## lane 1
==> flow/design.v (excerpt) <==
module Hq2x #(parameter LENGTH = 16, parameter HALF_DEPTH = 1, parameter DWIDTH = HALF_DEPTH ? 11 : 23)
(
	input             clk,
	input             ce_in,
	input  [DWIDTH:0] inputpixel,
	input             mono,
	input             disable_hq2x,
	input             reset_frame,
	input             reset_line,
	input             ce_out,
	input       [1:0] read_y,
	input             hblank,
	output [DWIDTH:0] outpixel
);
localparam AWIDTH = $clog2(LENGTH)-1;
localparam DWIDTH1 = DWIDTH+1;
function [5:0] hq_table;
	input [7:0] idx;
begin
	case (idx)
		8'd0: hq_table = 6'd19;
		8'd1: hq_table = 6'd19;
		8'd2: hq_table = 6'd26;
		8'd3: hq_table = 6'd11;
		8'd4: hq_table = 6'd19;
		8'd5: hq_table = 6'd19;
		8'd6: hq_table = 6'd26;
		8'd7: hq_table = 6'd11;
		8'd8: hq_table = 6'd23;
		8'd9: hq_table = 6'd15;
		8'd10: hq_table = 6'd47;
		8'd11: hq_table = 6'd35;
		8'd12: hq_table = 6'd23;
		8'd13: hq_table = 6'd15;
		8'd14: hq_table = 6'd55;
		8'd15: hq_table = 6'd39;
		8'd16: hq_table = 6'd19;
		8'd17: hq_table = 6'd19;
		8'd18: hq_table = 6'd26;
		8'd19: hq_table = 6'd58;
		8'd20: hq_table = 6'd19;
		8'd21: hq_table = 6'd19;
		8'd22: hq_table = 6'd26;
		8'd23: hq_table = 6'd58;
		8'd24: hq_table = 6'd23;
		8'd25: hq_table = 6'd15;
		8'd26: hq_table = 6'd35;
		8'd27: hq_table = 6'd35;
		8'd28: hq_table = 6'd23;
		8'd29: hq_table = 6'd15;
		8'd30: hq_table = 6'd7;
		8'd31: hq_table = 6'd35;
		8'd32: hq_table = 6'd19;
		8'd33: hq_table = 6'd19;
		8'd34: hq_table = 6'd26;
		8'd35: hq_table = 6'd11;
		8'd36: hq_table = 6'd19;
		8'd37: hq_table = 6'd19;
		8'd38: hq_table = 6'd26;
		8'd39: hq_table = 6'd11;
		8'd40: hq_table = 6'd23;
		8'd41: hq_table = 6'd15;
		8'd42: hq_table = 6'd55;
		8'd43: hq_table = 6'd39;
		8'd44: hq_table = 6'd23;
		8'd45: hq_table = 6'd15;
		8'd46: hq_table = 6'd51;
		8'd47: hq_table = 6'd43;
		8'd48: hq_table = 6'd19;
		8'd49: hq_table = 6'd19;
		8'd50: hq_table = 6'd26;
		8'd51: hq_table = 6'd58;
		8'd52: hq_table = 6'd19;
		8'd53: hq_table = 6'd19;
		8'd54: hq_table = 6'd26;
		8'd55: hq_table = 6'd58;
		8'd56: hq_table = 6'd23;
		8'd57: hq_table = 6'd15;
  ...
make LEC_CHECK=0 ABC_AREA=0 CAP_MARGIN=15 CELL_PAD_IN_SITES_DETAIL_PLACEMENT=0 CORE_ASPECT_RATIO=1.15 CORE_MARGIN=2 CORE_UTILIZATION=72 CTS_CLUSTER_DIAMETER=360 CTS_CLUSTER_SIZE=24 GPL_ROUTABILITY_DRIVEN=1 MAX_ROUTING_LAYER=met5 MIN_ROUTING_LAYER=met1 SETUP_SLACK_MARGIN=-0.33 SLEW_MARGIN=20 TNS_END_PERCENT=75 finish   # period 4.6 ns
run.sh (not shown) runs the stock make flow with config.mk's settings and CLKGATE_MAP_FILE=.
Although it ran to completion, lane 1 produced a layout that fails the final checks because of setup timing.
Relative to lane 1, the following input files were edited for lane 2:
# lane 1
export LEC_CHECK = 0
export ABC_AREA = 0
export CAP_MARGIN = 15
export CELL_PAD_IN_SITES_DETAIL_PLACEMENT = 0
export CORE_ASPECT_RATIO = 1.15
export CORE_MARGIN = 2
export CORE_UTILIZATION = 72
export CTS_CLUSTER_DIAMETER = 360
export CTS_CLUSTER_SIZE = 24
export GPL_ROUTABILITY_DRIVEN = 1
export MAX_ROUTING_LAYER = met5
export MIN_ROUTING_LAYER = met1
export SETUP_SLACK_MARGIN = -0.33
export SLEW_MARGIN = 20
export TNS_END_PERCENT = 75
create_clock -name core_clock -period 4.6 [get_ports {clk}]
# lane 2
export LEC_CHECK = 0
export CAP_MARGIN = 5
export CORE_MARGIN = 2
export CORE_UTILIZATION = 72
export PLACE_DENSITY = 0.37
export SLEW_MARGIN = 20
create_clock -name core_clock -period 4.01 [get_ports {clk}]
## What came out
- Lane 2: complete, dirty (setup timing)
- Compared with lane 1, lane 2 shows clock skew higher by 0.021 ns.
- The clock power number comes out higher for lane 2 vs lane 1.
- Cmp lane 2 and lane 1 / filler-free cell count of the finished design / higher: lane 2
- Number of gates resized after cts shrinks by a few percent when moving from lane 1 to lane 2.
- | global-route wire length before repair | lower: lane 1 |
- Diff lane 1 -> lane 2 | average wire per cell in the routed design | increase of about 17%
- Of lane 2 and lane 1, it is lane 2 that has the higher data arrival time of the critical path.
- As of lane 2, sum of routed wire length over all layers had risen by more than 10% compared to lane 1.

run A:
Hq2x again, from the RTL that the note above started with.
make LEC_CHECK=0 ABC_AREA=1 CAP_MARGIN=30 CORE_ASPECT_RATIO=1.32 CORE_MARGIN=2 CORE_UTILIZATION=72 CTS_CLUSTER_DIAMETER=258 CTS_CLUSTER_SIZE=10 PLACE_DENSITY=0.6 SETUP_SLACK_MARGIN=1.15 SLEW_MARGIN=20 TNS_END_PERCENT=5 finish   # period 4.01 ns
The flow for run A finished, though final verification flagged setup timing.
--- input diff run A..run B ---
- putting PLACE_DENSITY_LB_ADDON at 0.18 where nothing was set
- swapping 20 for 0 in SLEW_MARGIN
- swapping 1.15 for 0.52 in SETUP_SLACK_MARGIN
- clearing TNS_END_PERCENT, which used to be 5
- clearing PLACE_DENSITY, which used to be 0.6
- swapping 30 for 20 in CAP_MARGIN
==> comparison <==
- Finished, but not clean: run B, with setup timing.
- Between run A and run B, number of clock-tree buffers in the layout decreased.
- Relative to run A, power share of the clock group has decreased by 1.3 points in run B.
- From run A to run B, largest net degree at the start of global routing did not move at all.
- The lower number of non-filler instances in the completed layout came out of run A.
- For the sequential share of layout area, run B came in 1.4 points lower than run A did.
- Relative to run A, routed wire length has increased by 4.3% in run B.
- Relative to run A, the final cell area reported for run B is higher.
- Re distinct cell type count of the synthesized netlist: no difference whatsoever between run B and run A.
The following lists how run C was set up differently from run B:
- PLACE_DENSITY_LB_ADDON: 0.18 -> unset
- SETUP_SLACK_MARGIN: 0.52 -> -0.4
- CORE_ASPECT_RATIO: 1.32 -> unset
- CTS_CLUSTER_SIZE: 10 -> unset
- SLEW_MARGIN: 0 -> 20
- CAP_MARGIN: 20 -> 40
- CTS_CLUSTER_DIAMETER: 258 -> unset
- PLACE_DENSITY: unset -> 0.35
- ABC_AREA: 1 -> unset
Notes after the runs:
- From the logs: run C reached the end of the flow and failed the layout checks with setup timing.
- In run C relative to run B, synthesized cell count had gone down by more than a quarter.
- Run C packs its core looser than run B.
- Run C leaves less setup margin than run B.
- Layout buffering overhead excluding clock cells ends up lower on run C.
The following lists how run D was set up differently from run C:
- a deleted SETUP_SLACK_MARGIN that had been -0.4
- a change of CAP_MARGIN from 40 to 20
- a deleted PLACE_DENSITY that had been 0.35
- a change of CORE_UTILIZATION from 72 to 67
[summary]
What the final checks of run D revealed, after a flow that finished every stage, was a layout that fails on setup timing.
The run showing the smaller area share of buffers outside the clock network is run D.
On run D: critical path depth is 1 lower than what run C gave.
Between run D and run C, it is run D whose routed wire length is lower, by 86000 microns.
NOTE: wire length on met3 in run D falls short of that of run C
Diff run C -> run D | peak clock frequency supported by timing | up by a few percent
Relative to run C, portion of the clock cycle consumed by the worst path in the final layout decreased by 8.2 points in run D.
Input changes introduced in run E (baseline for comparison: run D):
- putting PLACE_DENSITY at 0.6 where nothing was set
- swapping 67 for 45 in CORE_UTILIZATION
- swapping 4.01 for 4.5 in the clock period (ns, I/O delays scaled along)
### Flow results
The layout from run E, despite a flow that completed every stage, fails the layout checks, with the failing checks listed as setup timing.
Comparing run E with run D, the post-synthesis adder-cell area fraction came out essentially unchanged.
[run E vs run D] non-clock buffer total of the final layout: lower in run E
Run E and run D ended up with nearly the same share of total power in sequential cells.
Looking only at standard cell core area, and setting everything else aside, the lower value of run E and run D goes to run D.
Run E — total placed instance area 960 sq um higher, run D as reference
Setup slack was higher in run E than in run D.
Higher layout clock buffer count was reported by run E, not run D.
Delta (run E minus run D): core utilization before placement dropped 22 points; leakage power figure shows a reduction of about 0.7%; global-route wire length before repair fell by 4.5%; transition time at the pin with the least slew margin lower.
The following lists how run F was set up differently from run E:
- changing CORE_UTILIZATION from 45 to 72
- setting SETUP_SLACK_MARGIN to -0.27 for the first time
- changing CAP_MARGIN from 20 to 40
- changing the clock period (ns, I/O delays scaled along) from 4.5 to 5.54
[summary]
Run F and run E: no clean run
Run E: all stages done; final checks FAILED (setup timing).
Going from run E to run F, setup clock skew after layout went down by 22 ps, total number of vias went up by 8586, sequential power went down by about 20%, post-route minimum period went up by 350 ps, number of buffers created by CTS went down by 3.
Synthesis-to-finish area growth is lower on run F
Run comparison: run E critical path launch point blender.df_rule[0]$_SDFFCE_PP0P_; run F critical path launch point blender.df_rule[1]$_SDFFCE_PP0P_
In the flow results for run F and run E, the final hold slack is larger on run F.
Per the comparison of run F with run E, internal power summed over all cells dropped 19%, met2 wire length grew by about 20%, accumulated negative setup slack increased 52840 ps.
Total power draw: run F vs run E down 17%
No activity file was given, so power comes from the tool's default toggle rates.
